[flow/design.v]
`timescale 1ns / 1ps
module BMU( HD1, HD2, HD3, HD4, HD5, HD6, HD7, HD8, HD9, HD10, HD11, HD12, HD13, HD14, HD15, HD16, Rx, len, clock, reset
    );
output  [1:0] HD1;
output  [1:0] HD2;
output  [1:0] HD3;
output  [1:0] HD4;
output  [1:0] HD5;
output  [1:0] HD6;
output  [1:0] HD7;
output  [1:0] HD8;
output  [1:0] HD9;
output  [1:0] HD10;
output  [1:0] HD11;
output  [1:0] HD12;
output  [1:0] HD13;
output  [1:0] HD14;
output  [1:0] HD15;
output  [1:0] HD16;
input [1:0] Rx;
input len;
input reset;
input clock;
   reg [1:0] 	 HD1;
   reg [1:0] 	 HD2;
   reg [1:0] 	 HD3;
   reg [1:0] 	 HD4;
   reg [1:0] 	 HD5;
   reg [1:0] 	 HD6;
   reg [1:0] 	 HD7;
   reg [1:0] 	 HD8;
   reg [1:0] 	 HD9;
   reg [1:0] 	 HD10;
   reg [1:0] 	 HD11;
   reg [1:0] 	 HD12;
   reg [1:0] 	 HD13;
   reg [1:0] 	 HD14;
   reg [1:0] 	 HD15;
   reg [1:0] 	 HD16; 
always@(posedge clock or posedge reset)
begin
if(reset)
begin
HD1<=0; HD9<=0;
HD2<=0; HD10<=0;
HD3<=0; HD11<=0;
HD4<=0; HD12<=0;
HD5<=0; HD13<=0;
HD6<=0; HD14<=0;
HD7<=0; HD15<=0;
HD8<=0; HD16<=0;
end
else if(len)
begin
case(Rx)
					2'b00: begin
                         HD1 <=2'b00; HD2 <=2'b10; HD3 <=2'b01; HD4 <=2'b01;
                         HD5 <=2'b10; HD6 <=2'b00; HD7 <=2'b01; HD8 <=2'b01;
                         HD9 <=2'b10; HD10<=2'b00; HD11<=2'b01; HD12<=2'b01;
                         HD13<=2'b00; HD14<=2'b10; HD15<=2'b01; HD16<=2'b01;
                      end
               2'b01: begin
                         HD1 <=2'b01; HD2 <=2'b01; HD3 <=2'b00; HD4 <=2'b10;
                         HD5 <=2'b01; HD6 <=2'b01; HD7 <=2'b10; HD8 <=2'b00;
                         HD9 <=2'b01; HD10<=2'b01; HD11<=2'b10; HD12<=2'b00;
                         HD13<=2'b01; HD14<=2'b01; HD15<=2'b00; HD16<=2'b10;
                      end
               2'b10: begin
                         HD1 <=2'b01; HD2 <=2'b01; HD3 <=2'b10; HD4 <=2'b00;
                         HD5 <=2'b01; HD6 <=2'b01; HD7 <=2'b00; HD8 <=2'b10;
                         HD9 <=2'b01; HD10<=2'b01; HD11<=2'b00; HD12<=2'b10;
                         HD13<=2'b01; HD14<=2'b01; HD15<=2'b10; HD16<=2'b00;
                      end
               2'b11: begin
                         HD1 <=2'b10; HD2 <=2'b00; HD3 <=2'b01; HD4 <=2'b01;
                         HD5 <=2'b00; HD6 <=2'b10; HD7 <=2'b01; HD8 <=2'b01;
                         HD9 <=2'b00; HD10<=2'b10; HD11<=2'b01; HD12<=2'b01;
                         HD13<=2'b10; HD14<=2'b00; HD15<=2'b01; HD16<=2'b01;
                      end
          endcase 
end
end
endmodule
`timescale 1ns / 1ps
module Add_Compare(acs_pm_survivor, acs_label, acs_pm_ina, HD_ina, acs_pm_inb, HD_inb, norm, aen, clock, reset
    );
output [3:0] acs_pm_survivor;
output acs_label;
input [3:0] acs_pm_ina;
input [3:0] acs_pm_inb;
input [1:0] HD_ina;
input [1:0] HD_inb;
input [3:0] norm;
input aen;
input clock;
input reset;
reg [3:0] acs_pm_survivor;
reg  acs_label; 
reg [3:0] suma;
reg [3:0] sumb;
wire [4:0] adda = (acs_pm_ina - norm) + HD_ina;
wire [4:0] addb = (acs_pm_inb - norm) + HD_inb;
always@(posedge clock or posedge reset)
begin
if(reset)
suma<=0;
else
begin
if(aen && adda[4])
suma<=4'b1111;
else if(aen)
suma<=adda[3:0];
end
end
always@(posedge clock or posedge reset)
begin
if(reset)
sumb<=0;
else if(aen && addb[4])
sumb<=4'b1111;
else if(aen)
sumb<=addb[3:0];
end
always@(suma or sumb)
begin
if(suma<=sumb)
begin
acs_pm_survivor=suma;
acs_label=1'b0;
end
else
begin
acs_pm_survivor=sumb;
acs_label=1'b1;
end
end
endmodule
`timescale 1ns / 1ps
module ACSU(acs0_pm_out, acs1_pm_out, acs2_pm_out, acs3_pm_out, 
                 acs4_pm_out, acs5_pm_out, acs6_pm_out, acs7_pm_out,
                 acs0_label,  acs1_label,  acs2_label,  acs3_label, 
                 acs4_label,  acs5_label,  acs6_label,  acs7_label,
                 acs0_pm_ina,  acs0_pm_inb, HD0_ina, HD0_inb,
                 acs1_pm_ina,  acs1_pm_inb, HD1_ina, HD1_inb,
                 acs2_pm_ina,  acs2_pm_inb, HD2_ina, HD2_inb,
                 acs3_pm_ina,  acs3_pm_inb, HD3_ina, HD3_inb,
                 acs4_pm_ina,  acs4_pm_inb, HD4_ina, HD4_inb,
                 acs5_pm_ina,  acs5_pm_inb, HD5_ina, HD5_inb,
                 acs6_pm_ina,  acs6_pm_inb, HD6_ina, HD6_inb,
                 acs7_pm_ina,  acs7_pm_inb, HD7_ina, HD7_inb,
                 norm, aen, clock, reset
                );
   output [3:0] acs0_pm_out;
   output [3:0] acs1_pm_out;
   output [3:0] acs2_pm_out;
   output [3:0] acs3_pm_out;
   output [3:0] acs4_pm_out;
   output [3:0] acs5_pm_out;
   output [3:0] acs6_pm_out;
   output [3:0] acs7_pm_out;
   output  acs0_label;
   output  acs1_label;
   output  acs2_label;
   output  acs3_label;
   output  acs4_label;
   output  acs5_label;
   output  acs6_label;
   output  acs7_label;
   input [3:0]  acs0_pm_ina;
   input [3:0]  acs1_pm_ina;
   input [3:0]  acs2_pm_ina;
   input [3:0]  acs3_pm_ina;
   input [3:0]  acs4_pm_ina;
   input [3:0]  acs5_pm_ina;
   input [3:0]  acs6_pm_ina;
   input [3:0]  acs7_pm_ina;
   input [3:0]  acs0_pm_inb;
   input [3:0]  acs1_pm_inb;
   input [3:0]  acs2_pm_inb;
   input [3:0]  acs3_pm_inb;
   input [3:0]  acs4_pm_inb;
   input [3:0]  acs5_pm_inb;
   input [3:0]  acs6_pm_inb;
   input [3:0]  acs7_pm_inb;
   input [1:0] 	   HD0_ina;
   input [1:0] 	   HD1_ina;
   input [1:0] 	   HD2_ina;
   input [1:0] 	   HD3_ina;
   input [1:0] 	   HD4_ina;
   input [1:0] 	   HD5_ina;
   input [1:0] 	   HD6_ina;
   input [1:0] 	   HD7_ina;
   input [1:0] 	   HD0_inb;
   input [1:0] 	   HD1_inb;
   input [1:0] 	   HD2_inb;
   input [1:0] 	   HD3_inb;
   input [1:0] 	   HD4_inb;
   input [1:0] 	   HD5_inb;
   input [1:0] 	   HD6_inb;
   input [1:0] 	   HD7_inb;   
   input [3:0] norm;
   input aen;
   input clock;
   input reset;
Add_Compare DUT0 (.acs_pm_survivor(acs0_pm_out), 
               .acs_label(acs0_label),
               .acs_pm_ina(acs0_pm_ina), 
               .HD_ina(HD0_ina), 
               .acs_pm_inb(acs0_pm_inb), 
               .HD_inb(HD0_inb),
               .norm(norm),
               .aen(aen),
               .clock(clock),
               .reset(reset)
              );
Add_Compare DUT1 (.acs_pm_survivor(acs1_pm_out),
               .acs_label(acs1_label), 
               .acs_pm_ina(acs1_pm_ina), 
               .HD_ina(HD1_ina), 
               .acs_pm_inb(acs1_pm_inb), 
               .HD_inb(HD1_inb),
               .norm(norm),
               .aen(aen),
               .clock(clock),
               .reset(reset)
              );
Add_Compare DUT2 (.acs_pm_survivor(acs2_pm_out), 
               .acs_label(acs2_label),
               .acs_pm_ina(acs2_pm_ina), 
               .HD_ina(HD2_ina),
               .acs_pm_inb(acs2_pm_inb), 
               .HD_inb(HD2_inb),
               .norm(norm),
               .aen(aen),
               .clock(clock),
               .reset(reset)
              );
Add_Compare DUT3 (.acs_pm_survivor(acs3_pm_out), 
               .acs_label(acs3_label),
               .acs_pm_ina(acs3_pm_ina), 
               .HD_ina(HD3_ina),
               .acs_pm_inb(acs3_pm_inb), 
               .HD_inb(HD3_inb),
               .norm(norm),
               .aen(aen),
               .clock(clock),
               .reset(reset)
              );
Add_Compare DUT4 (.acs_pm_survivor(acs4_pm_out), 
               .acs_label(acs4_label),
               .acs_pm_ina(acs4_pm_ina), 
               .HD_ina(HD4_ina),
               .acs_pm_inb(acs4_pm_inb), 
               .HD_inb(HD4_inb),
               .norm(norm),
               .aen(aen),
               .clock(clock),
               .reset(reset)
              );
Add_Compare DUT5 (.acs_pm_survivor(acs5_pm_out), 
               .acs_label(acs5_label),
               .acs_pm_ina(acs5_pm_ina), 
               .HD_ina(HD5_ina),
               .acs_pm_inb(acs5_pm_inb), 
               .HD_inb(HD5_inb),               
               .norm(norm),
               .aen(aen),
               .clock(clock),
               .reset(reset)
               );
Add_Compare DUT6 (.acs_pm_survivor(acs6_pm_out), 
               .acs_label(acs6_label),
               .acs_pm_ina(acs6_pm_ina), 
               .HD_ina(HD6_ina),
               .acs_pm_inb(acs6_pm_inb), 
               .HD_inb(HD6_inb),
               .norm(norm),
               .aen(aen),
               .clock(clock),
               .reset(reset)
              );
Add_Compare DUT7 (.acs_pm_survivor(acs7_pm_out), 
               .acs_label(acs7_label),
               .acs_pm_ina(acs7_pm_ina), 
               .HD_ina(HD7_ina),
               .acs_pm_inb(acs7_pm_inb), 
               .HD_inb(HD7_inb),
               .norm(norm),
               .aen(aen),
               .clock(clock),
               .reset(reset)
              );
endmodule 
`timescale 1ns / 1ps
module Decision( bstate, flag_metric, in0, in1, in2, in3, in4 ,in5, in6, in7);
output [2:0] bstate;
output [3:0] flag_metric;
input [3:0] in0;
input [3:0] in1;
input [3:0] in2;
input [3:0] in3;
input [3:0] in4;
input [3:0] in5;
input [3:0] in6;
input [3:0] in7;
reg [2:0] bstate;
reg [3:0] min01;
reg [3:0] min23;
reg [3:0] min45;
reg [3:0] min67;
reg [3:0] min0123;
reg [3:0] min4567;
reg [3:0] flag_metric; 
always@(*)
begin
if(in0<=in1)
min01=in0;
else
min01=in1;
if(in2<=in3)
min23=in2;
else
min23=in3;
if(in4<=in5)
min45=in4;
else
min45=in5;
if(in6<=in7)
min67=in6;
else
min67=in7;
if(min01<=min23)
min0123=min01;
else
min0123=min23;
if(min45<=min67)
min4567=min45;
else
min4567=min67;
if(min0123<=min4567)
flag_metric=min0123;
else
flag_metric=min4567;
end
always@(*)
begin
bstate=3'b000;
if(flag_metric==in0)
bstate=3'b000;
if(flag_metric==in1)
bstate=3'b001;
if(flag_metric==in2)
bstate=3'b010;
if(flag_metric==in3)
bstate=3'b011;
if(flag_metric==in4)
bstate=3'b100;
if(flag_metric==in5)
bstate=3'b101;
if(flag_metric==in6)
bstate=3'b110;
if(flag_metric==in7)
bstate=3'b111;
end
endmodule
module controlpath (Dx,  oen,  len, aen, 
                     A0_out, A1_out, A2_out, A3_out, A4_out, A5_out, A6_out, A7_out,
                     A0_in,  A1_in,  A2_in,  A3_in,  A4_in,  A5_in,  A6_in,  A7_in,
                     acs0_label,  acs1_label,  acs2_label,  acs3_label,  acs4_label,  acs5_label,  acs6_label,  acs7_label,
                     min_metric, seqrdy, reset, clock 
                    );
   output  Dx;
   output [3:0] min_metric;
   output           oen;
   output           len;
   output          aen;
   output [3:0] A0_out;
   output [3:0] A1_out;
   output [3:0] A2_out;
   output [3:0] A3_out;
   output [3:0] A4_out;
   output [3:0] A5_out;
   output [3:0] A6_out;
   output [3:0] A7_out;
   input [3:0] A0_in;
   input [3:0] A1_in;
   input [3:0] A2_in;
   input [3:0] A3_in;
   input [3:0] A4_in;
   input [3:0] A5_in;
   input [3:0] A6_in;
   input [3:0] A7_in;
   input   acs0_label;
   input   acs1_label;
   input   acs2_label;
   input   acs3_label;
   input   acs4_label;
   input   acs5_label;
   input   acs6_label;
   input   acs7_label;
   input 	  seqrdy;
   input 	  reset;
   input 	  clock;
   reg [14:0]   P0;
   reg [14:0]   P1;
   reg [14:0]   P2;
   reg [14:0]   P3;
   reg [14:0]   P4;
   reg [14:0]   P5;
   reg [14:0]   P6;
   reg [14:0]   P7;
   reg [3:0]   A0;
   reg [3:0]   A1;
   reg [3:0]   A2;
   reg [3:0]   A3;
   reg [3:0]   A4;
   reg [3:0]   A5;
   reg [3:0]   A6;
   reg [3:0]   A7;
   reg [3:0] 	  write_ptr;
   reg [3:0] 	  trace_ptr;
   reg [2:0] 	  tb_reg;
   reg 		   len;
   reg 		  aen;
   reg 		  wen;
   reg 		  ten;
   reg 		   oen;
   parameter [6:0] 
                   RESET           =7'b0000001,
                   calc_HD         =7'b0000010,
                   add_HD          =7'b0000100,
                   write_state     =7'b0001000,
                   beststate       =7'b0010000,
                   traceback       =7'b0100000,
						 output_DX       =7'b1000000;
   reg [6:0] next_state;
   wire [2:0] min_state;
   Decision UUT_TB (.bstate(min_state), .flag_metric(min_metric),
                         .in0(A0_out), .in1(A1_out), .in2(A2_out), .in3(A3_out), 
                         .in4(A4_out), .in5(A5_out), .in6(A6_out), .in7(A7_out));
   assign Dx = ( oen) ? tb_reg[0] : 1'b0;
   assign A0_out = (write_ptr>0) ? A0_in:A0;
   assign A1_out = (write_ptr>0) ? A1_in:A1;
   assign A2_out = (write_ptr>0) ? A2_in:A2;
   assign A3_out = (write_ptr>0) ? A3_in:A3;
   assign A4_out = (write_ptr>0) ? A4_in:A4;
   assign A5_out = (write_ptr>0) ? A5_in:A5;
   assign A6_out = (write_ptr>0) ? A6_in:A6;
   assign A7_out = (write_ptr>0) ? A7_in:A7;
   always @(posedge clock or posedge reset)
     begin
	if (reset)
	  begin
	     P0 <=0; P1 <=0; P2 <=0; P3 <=0; P4 <=0; P5 <=0; P6 <=0; P7 <=0;
	  end
	else
	  begin
             if (wen && write_ptr>0)
               begin
                  P0   <={acs0_label, P0[14:1]};									 
                  P1   <={acs1_label, P1[14:1]};									 
                  P2   <={acs2_label, P2[14:1]};
                  P3   <={acs3_label, P3[14:1]};
                  P4   <={acs4_label, P4[14:1]};
                  P5   <={acs5_label, P5[14:1]};
                  P6   <={acs6_label, P6[14:1]};
                  P7   <={acs7_label, P7[14:1]};		  
               end	  
      end
	  end
   always @(posedge clock or posedge reset)
     begin
	if (reset)
	  begin
	     A0 <=0;       A1 <=4'b1111; A2 <=4'b1111; A3 <=4'b1111; 
             A4 <=4'b1111; A5 <=4'b1111; A6 <=4'b1111; A7 <=4'b1111;
	  end
	else
	  begin
             if (wen)
               begin
                  A0 <=A0_in; A1 <=A1_in; A2 <=A2_in; A3 <=A3_in; 
                  A4 <=A4_in; A5 <=A5_in; A6 <=A6_in; A7 <=A7_in;
               end
	  end
     end
   always @(posedge clock or posedge reset)
     begin
	if (reset)
	  tb_reg <=0;
	else
	  begin
	     if (next_state==write_state)
	        tb_reg <=min_state;
	     else if (ten)
               begin
                  case (tb_reg)
                    3'b000 : tb_reg <={P0[trace_ptr],tb_reg[2:1]};
                    3'b001 : tb_reg <={P1[trace_ptr],tb_reg[2:1]};
                    3'b010 : tb_reg <={P2[trace_ptr],tb_reg[2:1]};
                    3'b011 : tb_reg <={P3[trace_ptr],tb_reg[2:1]};
                    3'b100 : tb_reg <={P4[trace_ptr],tb_reg[2:1]};
                    3'b101 : tb_reg <={P5[trace_ptr],tb_reg[2:1]};
                    3'b110 : tb_reg <={P6[trace_ptr],tb_reg[2:1]};
                    3'b111 : tb_reg <={P7[trace_ptr],tb_reg[2:1]};
                  endcase
	       end
	  end
     end
   always @ (posedge clock or posedge reset)
     begin
        if (reset)
          begin
              len <=0; aen <=0; wen <=0; ten <=0;  oen <=0;
	     write_ptr    <=0;
	     trace_ptr    <=0;
             next_state   <= RESET;
          end
        else
          begin
             case(next_state)
               RESET:      begin
		             if (seqrdy)
			       begin
                                   len <=0; aen <=0; wen <=0; ten <=0;  oen <=0;
                                  next_state <=calc_HD;
			       end
		             else
			       next_state <=RESET;
                           end  
               calc_HD:    begin
                               len <=1; aen <=0; wen <=0; ten <=0;  oen <=0;
                              next_state   <= add_HD;
                           end 
               add_HD:        begin
                             if (seqrdy)
                               begin
                               len <=0; aen <=1; wen <=0; ten <=0;  oen <=0;
                              next_state   <= write_state;
                               end
                             else
                              next_state   <= add_HD;
                           end 
               write_state: begin
                                 if (write_ptr < 14)
                                   begin
                                       len <=0; aen <=0; wen <=1; ten <=0;  oen <=0;
				      write_ptr <=write_ptr+1;
                                      next_state   <= calc_HD;
                                   end
                                else if (write_ptr == 14)
                                   begin
				       len <=0; aen <=0; wen <=1; ten <=0;  oen <=0;
				      write_ptr <=write_ptr+1;
                                      next_state   <= beststate;
			           end
                              end  
               beststate:    begin
                                  len <=0; aen <=0; wen <=0; ten <=0;  oen <=0;
		                 ;
		                 write_ptr    <=14;
		  		 trace_ptr    <=14;
                                 next_state   <= traceback;
                              end 
               traceback:     begin
                                 if (trace_ptr >1)
                                   begin
                                       len <=0; aen <=0; wen <=0; ten <=1;  oen <=0;
		                      trace_ptr    <=trace_ptr-1; 
                                      next_state   <= traceback;
                                   end	    
                                 else if (trace_ptr == 1) 
                                   begin
                                       len <=0; aen <=0; wen <=0; ten <=0;  oen <=0;
                                      next_state   <= output_DX;
	                           end
                              end 
               output_DX:     begin
                                       len <=0; aen <=0; wen <=0; ten <=0;  oen <=1;
                                      next_state   <= calc_HD;
                end 
	    endcase 
	 end 
   end 
endmodule
`timescale 1ns / 1ps
module Viterbi(Dx, Rx, oen, rxrdy, clock, seqrdy,reset
    );
output Dx;
output oen;
output rxrdy;
input [1:0] Rx;
input seqrdy;
input reset;
input clock;
wire[3:0] A0_out;
wire[3:0] A1_out;
wire[3:0] A2_out;
wire[3:0] A3_out;
wire[3:0] A4_out;
wire[3:0] A5_out;
wire[3:0] A6_out;
wire[3:0] A7_out;
 wire [3:0] acs0_pm_out;
 wire [3:0] acs1_pm_out;
 wire [3:0] acs2_pm_out;
 wire [3:0] acs3_pm_out;
 wire [3:0] acs4_pm_out;
 wire [3:0] acs5_pm_out;   
 wire [3:0] acs6_pm_out;   
 wire [3:0] acs7_pm_out;
wire acs0_label;
wire acs1_label;
wire acs2_label;
wire acs3_label;
wire acs4_label;
wire acs5_label;
wire acs6_label;
wire acs7_label;
wire len;
wire aen;
wire [3:0] min_metric;
assign rxrdy = len;
wire [1:0] HD1;	wire [1:0] HD9;
wire [1:0] HD2;	wire [1:0] HD10;
wire [1:0] HD3;   wire [1:0] HD11;
wire [1:0] HD4;	wire [1:0] HD12;
wire [1:0] HD5;	wire [1:0] HD13;
wire [1:0] HD6;	wire [1:0] HD14;
wire [1:0] HD7;	wire [1:0] HD15;
wire [1:0] HD8;	wire [1:0] HD16;
BMU U1(.HD1(HD1), .HD2(HD2), .HD3(HD3), .HD4(HD4), .HD5(HD5), .HD6(HD6), .HD7(HD7), .HD8(HD8), .HD9(HD9), .HD10(HD10), .HD11(HD11), .HD12(HD12), .HD13(HD13), .HD14(HD14), .HD15(HD15), .HD16(HD16), .Rx(Rx), .len(len & seqrdy), .clock(clock), .reset(reset)
);
ACSU U2(.acs0_pm_out(acs0_pm_out), .acs1_pm_out(acs1_pm_out), 
              .acs2_pm_out(acs2_pm_out), .acs3_pm_out(acs3_pm_out), 
              .acs4_pm_out(acs4_pm_out), .acs5_pm_out(acs5_pm_out), 
              .acs6_pm_out(acs6_pm_out), .acs7_pm_out(acs7_pm_out),
              .acs0_label(acs0_label),   .acs1_label(acs1_label), 
              .acs2_label(acs2_label),   .acs3_label(acs3_label), 
              .acs4_label(acs4_label),   .acs5_label(acs5_label), 
              .acs6_label(acs6_label),   .acs7_label(acs7_label),
              .acs0_pm_ina(A0_out),  .acs0_pm_inb(A4_out), .HD0_ina(HD1), .HD0_inb(HD9),
              .acs1_pm_ina(A0_out),  .acs1_pm_inb(A4_out), .HD1_ina(HD2), .HD1_inb(HD10),
              .acs2_pm_ina(A1_out),  .acs2_pm_inb(A5_out), .HD2_ina(HD3), .HD2_inb(HD11),
              .acs3_pm_ina(A1_out),  .acs3_pm_inb(A5_out), .HD3_ina(HD4), .HD3_inb(HD12),
              .acs4_pm_ina(A2_out),  .acs4_pm_inb(A6_out), .HD4_ina(HD5), .HD4_inb(HD13),
              .acs5_pm_ina(A2_out),  .acs5_pm_inb(A6_out), .HD5_ina(HD6), .HD5_inb(HD14),
              .acs6_pm_ina(A3_out),  .acs6_pm_inb(A7_out), .HD6_ina(HD7), .HD6_inb(HD15),
              .acs7_pm_ina(A3_out),  .acs7_pm_inb(A7_out), .HD7_ina(HD8), .HD7_inb(HD16),
	      .norm(min_metric), .aen(aen), .reset(reset), .clock(clock)
              );
				 controlpath U3(.Dx(Dx), .oen(oen), .len(len), .aen(aen), 
                 .A0_out(A0_out), .A1_out(A1_out), .A2_out(A2_out), .A3_out(A3_out), 
                 .A4_out(A4_out), .A5_out(A5_out), .A6_out(A6_out), .A7_out(A7_out),
                 .A0_in(acs0_pm_out), .A1_in(acs1_pm_out), .A2_in(acs2_pm_out), .A3_in(acs3_pm_out),  
                 .A4_in(acs4_pm_out), .A5_in(acs5_pm_out), .A6_in(acs6_pm_out), .A7_in(acs7_pm_out),
                 .acs0_label(acs0_label), .acs1_label(acs1_label), .acs2_label(acs2_label), .acs3_label(acs3_label), 
                 .acs4_label(acs4_label), .acs5_label(acs5_label), .acs6_label(acs6_label), .acs7_label(acs7_label),
                 .min_metric(min_metric), .seqrdy(seqrdy), .reset(reset), .clock(clock)
                );
endmodule
[flow/run.sh]
#!/bin/bash
# the make line also repeats each setting of config.mk as NAME=value (left out here)
make -C /OpenROAD-flow-scripts/flow DESIGN_CONFIG=/design/flow/config.mk WORK_HOME=/design/flow/orfs CLKGATE_MAP_FILE= finish
[flow/config.mk]
export PLATFORM = sky130hd
export DESIGN_NAME = Viterbi
export DESIGN_NICKNAME = Viterbi
export VERILOG_FILES = /design/flow/design.v
export SDC_FILE = /design/flow/constraint.sdc
export NUM_CORES = 4
export LEC_CHECK = 0
export ABC_AREA = 1
export CAP_MARGIN = 20
export CORE_ASPECT_RATIO = 0.99
export CORE_MARGIN = 2
export CORE_UTILIZATION = 72
export CTS_CLUSTER_DIAMETER = 72
export CTS_CLUSTER_SIZE = 15
export MAX_ROUTING_LAYER = met4
export PLACE_DENSITY_LB_ADDON = 0.09
export SETUP_SLACK_MARGIN = 1.98
export SLEW_MARGIN = 10
[flow/constraint.sdc]
create_clock -name core_clock -period 7.8 [get_ports {clock}]
set_input_delay 1.5600 -clock core_clock [delete_from_list [all_inputs] [get_ports {clock}]]
set_output_delay 1.5600 -clock core_clock [all_outputs]
set_load 0.01 [all_outputs]
==> summary.rpt, run 1 <==
RUN METRICS
----------------------------------------------------
[Status]
  Status ........................ aborted with a tool error
  Stage at which the flow ended ........................ global routing

[Logic synthesis]
  Mean area per synthesized cell ........................ 7.90 µm²
  Area leader share ........................ 0.339
  Total of warnings raised by yosys ........................ 4
  Arithmetic-cell share of the synthesized area counting full adders, half adders and majority gates ........................ 0.123
  Sequential element share of the synthesized area ........................ 0.386
  Most used standard cell by instance count after synthesis ........................ sky130_fd_sc_hd__nand2_1
  Cell count after synthesis ........................ 2022
  Synthesized area ........................ 16000 µm²
  Number of standard cells reported by yosys ........................ 2022
  Top FF cell, synth ........................ sky130_fd_sc_hd__dfrtp_1
  Number of unique standard cell types used by synthesis ........................ 52
  Top cell type by total area after synthesis ........................ sky130_fd_sc_hd__dfrtp_1
  Flip-flop and latch count after synthesis ........................ 245
  Logic family by area ........................ simple AND/OR/NAND/NOR gates
  Post-synth area from yosys stat ........................ 16000 µm²
  Fraction of registers with async set/reset ........................ 1.00
  AND-OR/OR-AND Cells, Area Fraction ........................ 0.160
  Simple-gate share of the synthesized area ........................ 0.217
  Xor/xnor cell area share of the yosys netlist ........................ 0.0146
  Cell types occupying the most area after synthesis ........................ sky130_fd_sc_hd__dfrtp_1 (34%), sky130_fd_sc_hd__nand2_1 (12%), sky130_fd_sc_hd__ha_1 (9.2%), sky130_fd_sc_hd__inv_1 (7.0%), sky130_fd_sc_hd__o21ai_0 (7.0%)
  Total nets after synthesis ........................ 2169
  Number of enable-type register cells in the synthesized netlist ........................ 0
  Top cells by instance count after synthesis ........................ sky130_fd_sc_hd__nand2_1 (509), sky130_fd_sc_hd__inv_1 (297), sky130_fd_sc_hd__o21ai_0 (222), sky130_fd_sc_hd__dfrtp_1 (216), sky130_fd_sc_hd__ha_1 (118)
  Share of synthesized area spent on multiplexers ........................ 0.0113

[Place]
  Post-Place Cells ........................ 2265
  Number of buffers inserted by port buffering ........................ 7
  Gpl congestion ........................ 0.940
  Dpl hpwl ........................ 28900 µm

[Floorplanning]
  Width of the die ........................ 154 µm
  CORE AREA ........................ 21900 µm²
  Count of boundary I/O pins ........................ 8
  Cell row count ........................ 54
  Floorplan-stage core utilization ........................ 0.729
  Die area ........................ 23400 µm²
  Height of the die ........................ 152 µm

[CTS]
  Max Buffers Root-to-Sink ........................ 3
  Number of sinks on the clock net ........................ 245
  Clock buffers created by TritonCTS ........................ 21
  Root Buffer Master ........................ sky130_fd_sc_hd__clkbuf_16
  Maximum level of the CTS H-tree ........................ 1

----------------------------------------------------
through the flow:
stage          setup WS (ns)  hold WS, ns  cell area (µm²)   util
3_3_place_gp           0.661        0.464            16500  0.752
2_1_floorplan           1.69        0.428            16200      -
4_1_cts                 1.41        0.489            19200  0.875
3_5_place_dp           0.459        0.473            16500  0.752
timing repair:
action,4_1_cts
hold buffers,0
pin swaps,85
cloned,6
setup buffers,107
hold endpoints to repair,0
endpoints found under the setup margin,67
gates resized,282
==> inputs of run 2 (changes only) <==
- ABC_AREA: 1 -> not set
- CORE_ASPECT_RATIO: 0.99 -> not set
- CORE_UTILIZATION: 72 -> 68
- CTS_CLUSTER_DIAMETER: 72 -> 51
- CTS_CLUSTER_SIZE: 15 -> 21
- MAX_ROUTING_LAYER: met4 -> not set
- PLACE_DENSITY_LB_ADDON: 0.09 -> not set
- SETUP_SLACK_MARGIN: 1.98 -> 1.06
- SLEW_MARGIN: 10 -> 20
- clock period: 7.8 -> 8.0 ns (I/O delays scaled with it)
==> run 2 against run 1 <==
Effect of this change: the layout now fails its checks (negative setup slack); synthesized area grew 3.5%; synthesized cell count shrank 19%; die area grew 9.3%.
==> summary.rpt, run 2 <==
RUN METRICS
----------------------------------------------------
[Status]
  Status ........................ complete, but fails checks
  Layout check fault list .................... negative setup slack

[Floorplanning]
  Floorplan-stage core utilization ........................ 0.685 (-0.0441)
  Count of boundary I/O pins ........................ 8 (unchanged)
  Width of the die ........................ 160 µm (+4.0%)
  Die area ........................ 25600 µm² (+9.3%)
  CORE AREA ........................ 24100 µm² (+10%)
  Cell row count ........................ 57 (+5.6%)
  Height of the die ........................ 160 µm (+5.1%)

[Critical path]
  Worst r2r path cells ........................ 36
  R2r setup slk ........................ -0.14 ns
  RR Endpoint ........................ U2.DUT3.suma[3]$_DFFE_PP0P_
  Critical path class ........................ reg -> reg
  Sort of element at the end of the critical path ........................ register
  Timing startpoint of the critical path ........................ U2.DUT4.sumb[2]$_DFFE_PP0P_
  Slowest Stage Delay on Critical Path ........................ 0.58 ns
  Depth of the critical timing path with buffers and inverters included ........................ 36
  Worst r2r src ........................ U2.DUT4.sumb[2]$_DFFE_PP0P_
  CP Launch Type ........................ register
  Cell type with the highest occurrence count on the critical path ........................ sky130_fd_sc_hd__ha_4
  Buffer and inverter count on the worst path ........................ 6
  Cell family with most CP delay ........................ AND-OR/OR-AND gates
  Arrival time worst endpoint ........................ 8.62 ns
  Highest net fanout along the worst path ........................ 8
  Required arrival time at the worst endpoint ........................ 8.48 ns
  Critical path endpoint ........................ U2.DUT3.suma[3]$_DFFE_PP0P_
  CP max stage cell ........................ sky130_fd_sc_hd__fa_2

[Place]
  Gpl congestion ........................ 0.920 (-2.1%)
  Number of buffers inserted by port buffering ........................ 7 (unchanged)
  Pre-CTS WS ........................ -0.00668 ns (-0.466 ns)
  Dpl hpwl ........................ 30100 µm (+4.2%)

[Logic synthesis]
  Sequential element share of the synthesized area ........................ 0.373 (-0.0129)
  Flip-flop and latch count after synthesis ........................ 245 (unchanged)
  Arithmetic-cell share of the synthesized area counting full adders, half adders and majority gates ........................ 0.122 (-0.000241)
  Logic family by area ........................ multiplexers
  Cell types occupying the most area after synthesis ........................ sky130_fd_sc_hd__dfrtp_1 (33%), sky130_fd_sc_hd__mux2_2 (9.2%), sky130_fd_sc_hd__ha_1 (8.9%), sky130_fd_sc_hd__dfstp_2 (4.6%), sky130_fd_sc_hd__a21oi_1 (4.0%)
  AND-OR/OR-AND Cells, Area Fraction ........................ 0.142 (-0.0182)
  Number of unique standard cell types used by synthesis ........................ 75 (+44%)
  Share of synthesized area spent on multiplexers ........................ 0.167 (+0.156)
  Number of standard cells reported by yosys ........................ 1642 (-19%)
  Top cells by instance count after synthesis ........................ sky130_fd_sc_hd__dfrtp_1 (216), sky130_fd_sc_hd__nor2_1 (175), sky130_fd_sc_hd__mux2_2 (135), sky130_fd_sc_hd__a21oi_1 (132), sky130_fd_sc_hd__inv_1 (122)
  Mean area per synthesized cell ........................ 10.1 µm² (+27%)
  Post-synth area from yosys stat ........................ 16500 µm² (+3.5%)
  Area leader share ........................ 0.327 (-0.0113)
  Fraction of registers with async set/reset ........................ 1.00 (unchanged)
  Total of warnings raised by yosys ........................ 4 (unchanged)
  Number of enable-type register cells in the synthesized netlist ........................ 0 (unchanged)
  Synthesized area ........................ 16500 µm² (+3.5%)
  Total nets after synthesis ........................ 1789 (-18%)
  Simple-gate share of the synthesized area ........................ 0.113 (-0.104)
  Most used standard cell by instance count after synthesis ........................ sky130_fd_sc_hd__dfrtp_1
  Cell count after synthesis ........................ 1642 (-19%)
  Top FF cell, synth ........................ sky130_fd_sc_hd__dfrtp_1
  Top cell type by total area after synthesis ........................ sky130_fd_sc_hd__dfrtp_1
  Xor/xnor cell area share of the yosys netlist ........................ 0.0348 (+0.0203)

[Final timing]
  Setup repair after global routing missed its margin ........................ true
  Max-slew headroom ........................ 0.296
  Final Setup Violations ........................ 11
  Min Tclk post-route ........................ 8.14 ns
  Final Hold Violating Endpoints ........................ 0
  Setup clock skew after layout ........................ 0.0486 ns
  Slack of the critical path ........................ -0.139 ns
  Max-slew violation count ........................ 0
  Transition time at the pin with the least slew margin ........................ 1.05 ns
  Timing-limited maximum frequency ........................ 0.123 GHz
  Final hold slack ........................ 0.491 ns
  Share of the clock period used by the worst path after layout ........................ 1.02

[Final layout]
  Relative area change from synthesis to final layout ........................ 23.7%
  Fillers ........................ 1289
  Final-stage net count ........................ 1908

[Detailed routing]
  Vias ........................ 13600
  Aggregate routed wire length ........................ 46000 µm
  Antenna diode count ........................ 0
  Pre-Repair DR Iteration Count ........................ 6
  DRC violation count after routing ........................ 0
  Number of nets with antenna violations after detailed routing ........................ 0
  Avg Vias per Cell ........................ 6.45
  Post-detailed-route wirelength per cell ........................ 21.8 µm
  DRC violation total after the first TritonRoute iteration ........................ 1144

[Worst hold path]
  Min-Delay Path Depth ........................ 2
  Destination of the worst hold path ........................ U3.next_state[5]$_DFF_PP0_
  Tightest Hold Check Type ........................ reg -> reg
  Start point of the worst min-delay path ........................ U3.next_state[6]$_DFF_PP0_

[CTS]
  Max Buffers Root-to-Sink ........................ 3 (unchanged)
  Clock buffers created by TritonCTS ........................ 29 (+38%)
  TritonCTS clock tree ........................ yes
  Number of sinks on the clock net ........................ 245 (unchanged)
  Register clock-pin slew on the reported worst setup and hold paths ........................ 0.08 ns
  Maximum level of the CTS H-tree ........................ 1 (unchanged)
  Clk ins delay skew pair ........................ 0.58 ns
  Number of hold-repair buffers added at the cts stage ........................ 0 (unchanged)
  Root Buffer Master ........................ sky130_fd_sc_hd__clkbuf_16

[Flow run]
  Count of max-cap constraint violations ........................ 0
  OpenROAD warning count ........................ 37

[GRT]
  Via count of the first global-routing pass ........................ 13600
  Global-route track usage on met3 ........................ 0.0405
  Met2 GRT Util ........................ 0.618
  Pin count of the biggest net entering global routing ........................ 75
  Overall Global Routing Usage ........................ 0.346
  Most crowded layer after global routing ........................ met2
  GR Overflow Total ........................ 0
  Met1 global-route usage ........................ 0.437
  Initial antenna violation count ........................ 0
  First-pass GRT wire length ........................ 71400 µm

----------------------------------------------------
==> run 2: metrics by stage <==
stage	cell area [µm²]	setup TNS, ns	instances	utilization
after global routing	20400	-8.98	2108	0.848
final	20400	-0.509	2108	0.848
after CTS	19800	0	2075	0.823
after detailed placement	17800	-0.00668	1958	0.738
after floorplan	17200	0	1642	-
after global placement	17800	0	1958	0.738
==> run 2: repair_timing <==
item | 4_1_cts | 5_1_grt
setup endpoints to repair | 67 | 67
gates resized | 131 | 74
pin swaps | 115 | 89
buffers inserted | 63 | 33
==> run 2: cell type report <==
cell class,count,area (µm²),area share
Multi-Input combinational cell,1194,11000,0.539
Clock buffer,33,771,0.0377
Inverter,126,494,0.0242
Clock inverter,21,214,0.0105
Sequential cell,245,6170,0.302
Timing Repair Buffer,165,1370,0.0669
Tap cell,324,405,0.0198
==> run 2: per-layer routing <==
| metal | up-vias | part of all wire |
|---|---|---|
| li1 | 6144 | - |
| met1 | 6861 | 0.39 |
| met2 | 432 | 0.52 |
| met3 | 167 | 0.050 |
| met4 | 0 | 0.042 |
| met5 | - | 0 |
==> inputs of run 3 (changes only) <==
- ABC_AREA: not set -> 1
- CORE_UTILIZATION: 68 -> 72
- CTS_CLUSTER_DIAMETER: 51 -> not set
- CTS_CLUSTER_SIZE: 21 -> 83
- HOLD_SLACK_MARGIN: not set -> -0.08
- PLACE_DENSITY_LB_ADDON: not set -> 0.2
- SETUP_SLACK_MARGIN: 1.06 -> not set
- clock period: 8.0 -> 6.32 ns (I/O delays scaled with it)
==> run 3 against run 2 <==
Effect of this change: the flow now stops in global routing; die area shrank 8.5%; synthesized area shrank 3.3%; synthesized cell count grew 23%.
==> summary.rpt, run 3 <==
RUN METRICS
----------------------------------------------------
[Logic synthesis]
  Synthesized area ........................ 16000 µm² (-3.3%)
  Top FF cell, synth ........................ sky130_fd_sc_hd__dfrtp_1
  Fraction of registers with async set/reset ........................ 1.00 (unchanged)
  Sequential element share of the synthesized area ........................ 0.386 (+0.0129)
  Top cell type by total area after synthesis ........................ sky130_fd_sc_hd__dfrtp_1
  Most used standard cell by instance count after synthesis ........................ sky130_fd_sc_hd__nand2_1
  Total of warnings raised by yosys ........................ 4 (unchanged)
  Cell count after synthesis ........................ 2022 (+23%)
  Number of standard cells reported by yosys ........................ 2022 (+23%)
  Number of enable-type register cells in the synthesized netlist ........................ 0 (unchanged)
  Cell types occupying the most area after synthesis ........................ sky130_fd_sc_hd__dfrtp_1 (34%), sky130_fd_sc_hd__nand2_1 (12%), sky130_fd_sc_hd__ha_1 (9.2%), sky130_fd_sc_hd__inv_1 (7.0%), sky130_fd_sc_hd__o21ai_0 (7.0%)
  Share of synthesized area spent on multiplexers ........................ 0.0113 (-0.156)
  Number of unique standard cell types used by synthesis ........................ 52 (-31%)
  Arithmetic-cell share of the synthesized area counting full adders, half adders and majority gates ........................ 0.123 (+0.000241)
  Post-synth area from yosys stat ........................ 16000 µm² (-3.3%)
  Simple-gate share of the synthesized area ........................ 0.217 (+0.104)
  AND-OR/OR-AND Cells, Area Fraction ........................ 0.160 (+0.0182)
  Logic family by area ........................ simple AND/OR/NAND/NOR gates
  Area leader share ........................ 0.339 (+0.0113)
  Mean area per synthesized cell ........................ 7.90 µm² (-22%)
  Top cells by instance count after synthesis ........................ sky130_fd_sc_hd__nand2_1 (509), sky130_fd_sc_hd__inv_1 (297), sky130_fd_sc_hd__o21ai_0 (222), sky130_fd_sc_hd__dfrtp_1 (216), sky130_fd_sc_hd__ha_1 (118)
  Xor/xnor cell area share of the yosys netlist ........................ 0.0146 (-0.0203)
  Flip-flop and latch count after synthesis ........................ 245 (unchanged)
  Total nets after synthesis ........................ 2169 (+21%)

[Floorplanning]
  Cell row count ........................ 54 (-5.3%)
  Height of the die ........................ 153 µm (-4.3%)
  Width of the die ........................ 153 µm (-4.3%)
  CORE AREA ........................ 21800 µm² (-9.5%)
  Count of boundary I/O pins ........................ 8 (unchanged)
  Floorplan-stage core utilization ........................ 0.732 (+0.0463)
  Die area ........................ 23400 µm² (-8.5%)

[Place]
  Number of buffers inserted by port buffering ........................ 7 (unchanged)
  Post-Place Cells ........................ 2449 (+25%)
  Gpl congestion ........................ 0.963 (+4.6%)
  Dpl hpwl ........................ 31100 µm (+3.4%)

[CTS]
  Number of sinks on the clock net ........................ 245 (unchanged)
  Number of hold-repair buffers added at the cts stage ........................ 0 (unchanged)
  Clock buffers created by TritonCTS ........................ 26 (-10%)
  Max Buffers Root-to-Sink ........................ 3 (unchanged)
  Root Buffer Master ........................ sky130_fd_sc_hd__clkbuf_16
  Maximum level of the CTS H-tree ........................ 1 (unchanged)

[Status]
  Tool error ........................ [ERROR DPL-0038] Utilization greater than 100%, impossible to legalize
  Status ........................ aborted with a tool error
  Stage at which the flow ended ........................ global routing

----------------------------------------------------
==> run 3: what timing repair did <==
action / in CTS
setup endpoints to repair: 67
setup buffers: 67
resized: 222
pin swaps: 76
cloned: 0
==> run 3: stage by stage <==
step	area, µm²	setup slack (ns)	hold WS [ns]	util
detailed placement	17700	-0.696	0.473	0.813
CTS	19900	-0.0482	0.487	0.911
global placement	17700	-0.349	0.439	0.813
floorplan	16000	-0.0152	0.428	-
==> inputs of run 4 (changes only) <==
- CORE_UTILIZATION: 72 -> 70
- CTS_CLUSTER_DIAMETER: not set -> 352
- CTS_CLUSTER_SIZE: 83 -> 23
- HOLD_SLACK_MARGIN: -0.08 -> not set
- PLACE_DENSITY_LB_ADDON: 0.2 -> 0.27
- clock period: 6.32 -> 6.25 ns (I/O delays scaled with it)
==> run 4 against run 3 <==
Effect of this change: the flow again stops in global routing; synthesized area unchanged; synthesized cell count unchanged; die area up 2.8%.
==> summary.rpt, run 4 <==
RUN METRICS
----------------------------------------------------
[Status]
  Status ........................ aborted with a tool error
  Stage at which the flow ended ........................ global routing
  Tool error ........................ [ERROR GRT-0232] Routing congestion too high. Check the congestion heatmap in the GUI.

[Logic synthesis]
  Cell count after synthesis ........................ 2022 (unchanged)
  Post-synth area from yosys stat ........................ 16000 µm² (unchanged)
  Number of enable-type register cells in the synthesized netlist ........................ 0 (unchanged)
  Top cell type by total area after synthesis ........................ sky130_fd_sc_hd__dfrtp_1
  Share of synthesized area spent on multiplexers ........................ 0.0113 (unchanged)
  Total of warnings raised by yosys ........................ 4 (unchanged)
  Number of standard cells reported by yosys ........................ 2022 (unchanged)
  Total nets after synthesis ........................ 2169 (unchanged)
  Synthesized area ........................ 16000 µm² (unchanged)
  Fraction of registers with async set/reset ........................ 1.00 (unchanged)
  Top cells by instance count after synthesis ........................ sky130_fd_sc_hd__nand2_1 (509), sky130_fd_sc_hd__inv_1 (297), sky130_fd_sc_hd__o21ai_0 (222), sky130_fd_sc_hd__dfrtp_1 (216), sky130_fd_sc_hd__ha_1 (118)
  Flip-flop and latch count after synthesis ........................ 245 (unchanged)
  Logic family by area ........................ simple AND/OR/NAND/NOR gates
  Simple-gate share of the synthesized area ........................ 0.217 (unchanged)
  Cell types occupying the most area after synthesis ........................ sky130_fd_sc_hd__dfrtp_1 (34%), sky130_fd_sc_hd__nand2_1 (12%), sky130_fd_sc_hd__ha_1 (9.2%), sky130_fd_sc_hd__inv_1 (7.0%), sky130_fd_sc_hd__o21ai_0 (7.0%)
  Number of unique standard cell types used by synthesis ........................ 52 (unchanged)
  Sequential element share of the synthesized area ........................ 0.386 (unchanged)
  Top FF cell, synth ........................ sky130_fd_sc_hd__dfrtp_1
  Mean area per synthesized cell ........................ 7.90 µm² (unchanged)
  Most used standard cell by instance count after synthesis ........................ sky130_fd_sc_hd__nand2_1
  Arithmetic-cell share of the synthesized area counting full adders, half adders and majority gates ........................ 0.123 (unchanged)
  AND-OR/OR-AND Cells, Area Fraction ........................ 0.160 (unchanged)
  Area leader share ........................ 0.339 (unchanged)
  Xor/xnor cell area share of the yosys netlist ........................ 0.0146 (unchanged)

[CTS]
  Number of sinks on the clock net ........................ 245 (unchanged)
  Maximum level of the CTS H-tree ........................ 1 (unchanged)
  Max Buffers Root-to-Sink ........................ 3 (unchanged)
  Clock buffers created by TritonCTS ........................ 14 (-46%)
  Root Buffer Master ........................ sky130_fd_sc_hd__clkbuf_16
  Number of hold-repair buffers added at the cts stage ........................ 0 (unchanged)

[Place]
  Dpl hpwl ........................ 31100 µm (-0.18%)
  Number of buffers inserted by port buffering ........................ 7 (unchanged)
  Gpl congestion ........................ 0.942 (-2.1%)
  Placed cell areas ........................ 17900 µm² (+0.71%)

[GRT]
  Overall Global Routing Usage ........................ 1.14
  GR Overflow Total ........................ 3425

[Floorplanning]
  Cell row count ........................ 55 (+1.9%)
  CORE AREA ........................ 22500 µm² (+3.1%)
  Width of the die ........................ 155 µm (+1.4%)
  Height of the die ........................ 155 µm (+1.4%)
  Floorplan-stage core utilization ........................ 0.709 (-0.0221)
  Count of boundary I/O pins ........................ 8 (unchanged)
  Die area ........................ 24000 µm² (+2.8%)

----------------------------------------------------
==> run 4: layer usage <==
layer | GRT usage | GRT overflow
met3 | 0.850 | 53
met1 | 0.953 | 45
met5 | 0.650 | 14
met2 | 1.53 | 2561
met4 | 1.30 | 752
==> run 4: metrics by stage <==
step	TNS (ns)	worst slack (ns)	hold slack, ns	cells	utilization
floorplan	-1.82	-0.0852	0.428	2022	-
detailed placement	-40.98	-0.723	0.459	2470	0.794
CTS	-0.239	-0.0408	0.492	2611	0.904
global placement	-19.30	-0.389	0.452	2470	0.794
==> run 4: timing repair <==
| item | CTS |
|---|---|
| pin swaps | 123 |
| setup buffers | 121 |
| hold endpoints to repair | 0 |
| endpoints found under the setup margin | 67 |
| resized | 305 |
==> inputs of run 5 (changes only) <==
- CORE_ASPECT_RATIO: not set -> 0.99
- CORE_UTILIZATION: 70 -> 72
- CTS_CLUSTER_DIAMETER: 352 -> 362
- CTS_CLUSTER_SIZE: 23 -> 15
- MAX_ROUTING_LAYER: not set -> met4
- PLACE_DENSITY_LB_ADDON: 0.27 -> 0.2
- SLEW_MARGIN: 20 -> 10
- clock period: 6.25 -> 6.36 ns (I/O delays scaled with it)
==> run 5 against run 4 <==
Effect of this change: the run again fails in global routing; synthesized area did not move; synthesized cell count unchanged; die area shrank 2.7%.
==> summary.rpt, run 5 <==
RUN METRICS
----------------------------------------------------
[Logic synthesis]
  AND-OR/OR-AND Cells, Area Fraction ........................ 0.160 (unchanged)
  Simple-gate share of the synthesized area ........................ 0.217 (unchanged)
  Fraction of registers with async set/reset ........................ 1.00 (unchanged)
  Cell types occupying the most area after synthesis ........................ sky130_fd_sc_hd__dfrtp_1 (34%), sky130_fd_sc_hd__nand2_1 (12%), sky130_fd_sc_hd__ha_1 (9.2%), sky130_fd_sc_hd__inv_1 (7.0%), sky130_fd_sc_hd__o21ai_0 (7.0%)
  Number of unique standard cell types used by synthesis ........................ 52 (unchanged)
  Share of synthesized area spent on multiplexers ........................ 0.0113 (unchanged)
  Post-synth area from yosys stat ........................ 16000 µm² (unchanged)
  Mean area per synthesized cell ........................ 7.90 µm² (unchanged)
  Flip-flop and latch count after synthesis ........................ 245 (unchanged)
  Number of enable-type register cells in the synthesized netlist ........................ 0 (unchanged)
  Top cell type by total area after synthesis ........................ sky130_fd_sc_hd__dfrtp_1
  Most used standard cell by instance count after synthesis ........................ sky130_fd_sc_hd__nand2_1
  Synthesized area ........................ 16000 µm² (unchanged)
  Total of warnings raised by yosys ........................ 4 (unchanged)
  Xor/xnor cell area share of the yosys netlist ........................ 0.0146 (unchanged)
  Cell count after synthesis ........................ 2022 (unchanged)
  Area leader share ........................ 0.339 (unchanged)
  Logic family by area ........................ simple AND/OR/NAND/NOR gates
  Top cells by instance count after synthesis ........................ sky130_fd_sc_hd__nand2_1 (509), sky130_fd_sc_hd__inv_1 (297), sky130_fd_sc_hd__o21ai_0 (222), sky130_fd_sc_hd__dfrtp_1 (216), sky130_fd_sc_hd__ha_1 (118)
  Total nets after synthesis ........................ 2169 (unchanged)
  Top FF cell, synth ........................ sky130_fd_sc_hd__dfrtp_1
  Sequential element share of the synthesized area ........................ 0.386 (unchanged)
  Arithmetic-cell share of the synthesized area counting full adders, half adders and majority gates ........................ 0.123 (unchanged)
  Number of standard cells reported by yosys ........................ 2022 (unchanged)

[CTS]
  Max Buffers Root-to-Sink ........................ 3 (unchanged)
  Root Buffer Master ........................ sky130_fd_sc_hd__clkbuf_16
  Clock buffers created by TritonCTS ........................ 20 (+6)
  Number of hold-repair buffers added at the cts stage ........................ 0 (unchanged)
  Maximum level of the CTS H-tree ........................ 1 (unchanged)
  Number of sinks on the clock net ........................ 245 (unchanged)

[Floorplanning]
  Count of boundary I/O pins ........................ 8 (unchanged)
  Width of the die ........................ 154 µm (-0.88%)
  Height of the die ........................ 152 µm (-1.8%)
  Floorplan-stage core utilization ........................ 0.729 (+0.0198)
  Die area ........................ 23400 µm² (-2.7%)
  CORE AREA ........................ 21900 µm² (-2.7%)
  Cell row count ........................ 54 (-1.8%)

[Place]
  Dpl hpwl ........................ 31100 µm (+0.10%)
  Gpl congestion ........................ 0.963 (+2.2%)
  Number of buffers inserted by port buffering ........................ 7 (unchanged)

[Status]
  Status ........................ aborted with a tool error
  Stage at which the flow ended ........................ global routing

----------------------------------------------------
==> run 5: stage by stage <==
stage                     setup WS, ns  setup TNS [ns]  cell area [µm²]  instances
after floorplan                0.00524               0            16000       2022
after detailed placement        -0.559          -29.87            17800       2450
after global placement          -0.338          -15.59            17800       2450
after CTS                      -0.0254         -0.0401            19000       2510
==> run 5: timing repair <==
action	in CTS
pin swaps	62
gates resized	141
endpoints found under the setup margin	67
gates cloned	1
setup buffers	23
==> inputs of run 6 (changes only) <==
- CORE_ASPECT_RATIO: 0.99 -> 0.5
- CTS_CLUSTER_DIAMETER: 362 -> 395
- CTS_CLUSTER_SIZE: 15 -> 95
- HOLD_SLACK_MARGIN: not set -> 0.3
- MAX_ROUTING_LAYER: met4 -> not set
- PLACE_DENSITY: not set -> 0.39
- PLACE_DENSITY_LB_ADDON: 0.2 -> not set
- SETUP_SLACK_MARGIN: not set -> 0.53
- SLEW_MARGIN: 10 -> 20
- clock period: 6.36 -> 2.48 ns (I/O delays scaled with it)
==> run 6 against run 5 <==
Effect of this change: the run fails in clock tree synthesis; synthesized area stayed put; die area is 0.31% higher; synthesized cell count stayed put.
==> summary.rpt, run 6 <==
RUN METRICS
----------------------------------------------------
[Logic synthesis]
  Xor/xnor cell area share of the yosys netlist ........................ 0.0146 (unchanged)
  Sequential element share of the synthesized area ........................ 0.386 (unchanged)
  Top cells by instance count after synthesis ........................ sky130_fd_sc_hd__nand2_1 (509), sky130_fd_sc_hd__inv_1 (297), sky130_fd_sc_hd__o21ai_0 (222), sky130_fd_sc_hd__dfrtp_1 (216), sky130_fd_sc_hd__ha_1 (118)
  Share of synthesized area spent on multiplexers ........................ 0.0113 (unchanged)
  Cell count after synthesis ........................ 2022 (unchanged)
  Number of standard cells reported by yosys ........................ 2022 (unchanged)
  Number of enable-type register cells in the synthesized netlist ........................ 0 (unchanged)
  Synthesized area ........................ 16000 µm² (unchanged)
  AND-OR/OR-AND Cells, Area Fraction ........................ 0.160 (unchanged)
  Flip-flop and latch count after synthesis ........................ 245 (unchanged)
  Fraction of registers with async set/reset ........................ 1.00 (unchanged)
  Logic family by area ........................ simple AND/OR/NAND/NOR gates
  Mean area per synthesized cell ........................ 7.90 µm² (unchanged)
  Arithmetic-cell share of the synthesized area counting full adders, half adders and majority gates ........................ 0.123 (unchanged)
  Total nets after synthesis ........................ 2169 (unchanged)
  Top FF cell, synth ........................ sky130_fd_sc_hd__dfrtp_1
  Post-synth area from yosys stat ........................ 16000 µm² (unchanged)
  Cell types occupying the most area after synthesis ........................ sky130_fd_sc_hd__dfrtp_1 (34%), sky130_fd_sc_hd__nand2_1 (12%), sky130_fd_sc_hd__ha_1 (9.2%), sky130_fd_sc_hd__inv_1 (7.0%), sky130_fd_sc_hd__o21ai_0 (7.0%)
  Number of unique standard cell types used by synthesis ........................ 52 (unchanged)
  Most used standard cell by instance count after synthesis ........................ sky130_fd_sc_hd__nand2_1
  Total of warnings raised by yosys ........................ 4 (unchanged)
  Area leader share ........................ 0.339 (unchanged)
  Top cell type by total area after synthesis ........................ sky130_fd_sc_hd__dfrtp_1
  Simple-gate share of the synthesized area ........................ 0.217 (unchanged)

[Floorplanning]
  Count of boundary I/O pins ........................ 8 (unchanged)
  Height of the die ........................ 109 µm (-28%)
  Cell row count ........................ 38 (-30%)
  CORE AREA ........................ 21700 µm² (-0.74%)
  Die area ........................ 23500 µm² (+0.31%)
  Width of the die ........................ 215 µm (+40%)
  Floorplan-stage core utilization ........................ 0.735 (+0.00546)

[Place]
  Post-Place Cells ........................ 2559 (+4.4%)
  Pre-CTS WS ........................ -4.26 ns (-3.70 ns)
  Number of buffers inserted by port buffering ........................ 7 (unchanged)
  Gpl congestion ........................ 0.970 (+0.76%)
  Dpl hpwl ........................ 35400 µm (+14%)

[Status]
  Tool error ........................ [ERROR DPL-0033] detailed placement checks failed during check placement.
  Stage at which the flow ended ........................ clock tree synthesis
  Status ........................ aborted with a tool error

----------------------------------------------------
==> run 6: through the flow <==
| step | area (µm²) | utilization | TNS [ns] |
|---|---|---|---|
| floorplan | 16200 | - | -498.91 |
| global placement | 18700 | 0.862 | -259.57 |
| detailed placement | 18700 | 0.862 | -276.11 |
==> inputs of run 7 (changes only) <==
- ABC_AREA: 1 -> not set
- CORE_ASPECT_RATIO: 0.5 -> not set
- CTS_CLUSTER_DIAMETER: 395 -> 382
- CTS_CLUSTER_SIZE: 95 -> 10
- HOLD_SLACK_MARGIN: 0.3 -> not set
- PLACE_DENSITY: 0.39 -> 0.86
- SETUP_SLACK_MARGIN: 0.53 -> 2.58
- TNS_END_PERCENT: not set -> 5
- clock period: 2.48 -> 9.59 ns (I/O delays scaled with it)
==> run 7 against run 6 <==
Effect of this change: the run now finishes clean; synthesized cell count down 19%; die area up 3.1%; synthesized area up 3.5%.
==> summary.rpt, run 7 <==
RUN METRICS
----------------------------------------------------
[Status]
  Status ........................ timing/DRC/antenna clean

[GRT]
  Most crowded layer after global routing ........................ met2
  Global-route track usage on met3 ........................ 0.0504
  Met2 GRT Util ........................ 0.634
  Pin count of the biggest net entering global routing ........................ 181
  Via count of the first global-routing pass ........................ 13700
  Initial antenna violation count ........................ 2
  GR Overflow Total ........................ 0
  First-pass GRT wire length ........................ 71400 µm
  Overall Global Routing Usage ........................ 0.372
  Met1 global-route usage ........................ 0.465

[Floorplanning]
  Height of the die ........................ 155 µm (+42%)
  Floorplan-stage core utilization ........................ 0.732 (-0.00295)
  Die area ........................ 24200 µm² (+3.1%)
  Cell row count ........................ 55 (+45%)
  CORE AREA ........................ 22600 µm² (+3.9%)
  Width of the die ........................ 155 µm (-28%)
  Count of boundary I/O pins ........................ 8 (unchanged)

[Final timing]
  Summed negative setup slack over all endpoints ........................ 0 ns
  Final Hold Violating Endpoints ........................ 0
  Max-slew violation count ........................ 0
  Timing-limited maximum frequency ........................ 0.118 GHz
  Min Tclk post-route ........................ 8.46 ns
  Max-slew headroom ........................ 0.210
  Final hold slack ........................ 0.490 ns
  Setup clock skew after layout ........................ 0.0230 ns
  Share of the clock period used by the worst path after layout ........................ 0.882
  Transition time at the pin with the least slew margin ........................ 1.18 ns
  Final Setup Violations ........................ 0
  Setup repair after global routing missed its margin ........................ true

[Critical path]
  R2r setup slk ........................ 1.13 ns
  Required arrival time at the worst endpoint ........................ 9.99 ns
  Arrival time worst endpoint ........................ 8.86 ns
  Depth of the critical timing path with buffers and inverters included ........................ 37
  Buffer and inverter count on the worst path ........................ 6
  Highest net fanout along the worst path ........................ 5
  Worst r2r src ........................ U2.DUT0.sumb[1]$_DFFE_PP0P_
  Slowest Stage Delay on Critical Path ........................ 0.53 ns
  Sort of element at the end of the critical path ........................ register
  Critical path endpoint ........................ U2.DUT4.suma[3]$_DFFE_PP0P_
  Cell family with most CP delay ........................ AND-OR/OR-AND gates
  Worst r2r path cells ........................ 37
  CP max stage cell ........................ sky130_fd_sc_hd__fa_1
  CP Launch Type ........................ register
  Critical path class ........................ reg -> reg
  Timing startpoint of the critical path ........................ U2.DUT0.sumb[1]$_DFFE_PP0P_
  RR Endpoint ........................ U2.DUT4.suma[3]$_DFFE_PP0P_

[Logic synthesis]
  Area leader share ........................ 0.327 (-0.0113)
  Xor/xnor cell area share of the yosys netlist ........................ 0.0348 (+0.0203)
  Number of standard cells reported by yosys ........................ 1642 (-19%)
  Simple-gate share of the synthesized area ........................ 0.113 (-0.104)
  Flip-flop and latch count after synthesis ........................ 245 (unchanged)
  Sequential element share of the synthesized area ........................ 0.373 (-0.0129)
  Synthesized area ........................ 16500 µm² (+3.5%)
  Cell count after synthesis ........................ 1642 (-19%)
  Arithmetic-cell share of the synthesized area counting full adders, half adders and majority gates ........................ 0.122 (-0.000241)
  Post-synth area from yosys stat ........................ 16500 µm² (+3.5%)
  Top cells by instance count after synthesis ........................ sky130_fd_sc_hd__dfrtp_1 (216), sky130_fd_sc_hd__nor2_1 (175), sky130_fd_sc_hd__mux2_2 (135), sky130_fd_sc_hd__a21oi_1 (132), sky130_fd_sc_hd__inv_1 (122)
  Number of enable-type register cells in the synthesized netlist ........................ 0 (unchanged)
  Logic family by area ........................ multiplexers
  Share of synthesized area spent on multiplexers ........................ 0.167 (+0.156)
  Cell types occupying the most area after synthesis ........................ sky130_fd_sc_hd__dfrtp_1 (33%), sky130_fd_sc_hd__mux2_2 (9.2%), sky130_fd_sc_hd__ha_1 (8.9%), sky130_fd_sc_hd__dfstp_2 (4.6%), sky130_fd_sc_hd__a21oi_1 (4.0%)
  AND-OR/OR-AND Cells, Area Fraction ........................ 0.142 (-0.0182)
  Fraction of registers with async set/reset ........................ 1.00 (unchanged)
  Most used standard cell by instance count after synthesis ........................ sky130_fd_sc_hd__dfrtp_1
  Number of unique standard cell types used by synthesis ........................ 75 (+44%)
  Mean area per synthesized cell ........................ 10.1 µm² (+27%)
  Top FF cell, synth ........................ sky130_fd_sc_hd__dfrtp_1
  Top cell type by total area after synthesis ........................ sky130_fd_sc_hd__dfrtp_1
  Total nets after synthesis ........................ 1789 (-18%)
  Total of warnings raised by yosys ........................ 4 (unchanged)

[Place]
  Dpl hpwl ........................ 29200 µm (-18%)
  Gpl congestion ........................ 0.914 (-5.8%)
  Number of buffers inserted by port buffering ........................ 7 (unchanged)

[Detailed routing]
  DRC violation count after routing ........................ 0
  Post-detailed-route wirelength per cell ........................ 24.6 µm
  Vias ........................ 14400
  DRC violation total after the first TritonRoute iteration ........................ 1511
  Number of nets with antenna violations after detailed routing ........................ 0
  Avg Vias per Cell ........................ 7.05
  Pre-Repair DR Iteration Count ........................ 9
  Aggregate routed wire length ........................ 50200 µm

[Final layout]
  Relative area change from synthesis to final layout ........................ 19.2%
  Fillers ........................ 1042
  Final-stage net count ........................ 1874

[Worst hold path]
  Min-Delay Path Depth ........................ 2
  Start point of the worst min-delay path ........................ U3.A7[0]$_DFFE_PP1P_
  Destination of the worst hold path ........................ U3.A7[0]$_DFFE_PP1P_
  Tightest Hold Check Type ........................ reg -> reg

[CTS]
  Clock buffers created by TritonCTS ........................ 28
  Maximum level of the CTS H-tree ........................ 1
  Number of sinks on the clock net ........................ 245
  Clk ins delay skew pair ........................ 0.59 ns
  Max Buffers Root-to-Sink ........................ 3
  TritonCTS clock tree ........................ yes
  Register clock-pin slew on the reported worst setup and hold paths ........................ 0.06 ns
  Number of hold-repair buffers added at the cts stage ........................ 0
  Root Buffer Master ........................ sky130_fd_sc_hd__clkbuf_16

[Flow run]
  Count of max-cap constraint violations ........................ 0
  OpenROAD warning count ........................ 38

----------------------------------------------------
run 7: what timing repair did:
action / CTS / global route
gates resized: 88 / 82
endpoints found under the setup margin: 67 / 67
pin swaps: 46 / 49
buffers inserted: 65 / 49
run 7: metrics by stage:
step / cell area [µm²] / cells / utilization / worst slack (ns)
2_1_floorplan: 16900 / 1642 / - / 2.12
3_3_place_gp: 17100 / 1868 / 0.758 / 1.20
3_5_place_dp: 17100 / 1868 / 0.758 / 1.04
4_1_cts: 18800 / 1984 / 0.835 / 1.76
5_1_grt: 19700 / 2033 / 0.872 / 1.04
6_report: 19700 / 2036 / 0.872 / 1.13
run 7: routing by layer:
layer / vias to the layer above / share of wire / routed length (µm)
met5: - / 0 / 0
met4: 0 / 0.074 / 3700
met1: 6964 / 0.36 / 18000
met2: 987 / 0.48 / 24300
met3: 328 / 0.083 / 4140
li1: 6081 / - / -
run 7: area by class of cell:
cell class | instances | area, µm² | area share
Tap cell | 285 | 357 | 0.0181
Sequential cell | 245 | 6170 | 0.313
Clock inverter | 2 | 37.5 | 0.00191
Antenna cell | 3 | 7.51 | 0.000381
Inverter | 126 | 498 | 0.0253
Clock buffer | 49 | 779 | 0.0396
Timing Repair Buffer | 132 | 1070 | 0.0541
Multi-Input combinational cell | 1194 | 10800 | 0.547
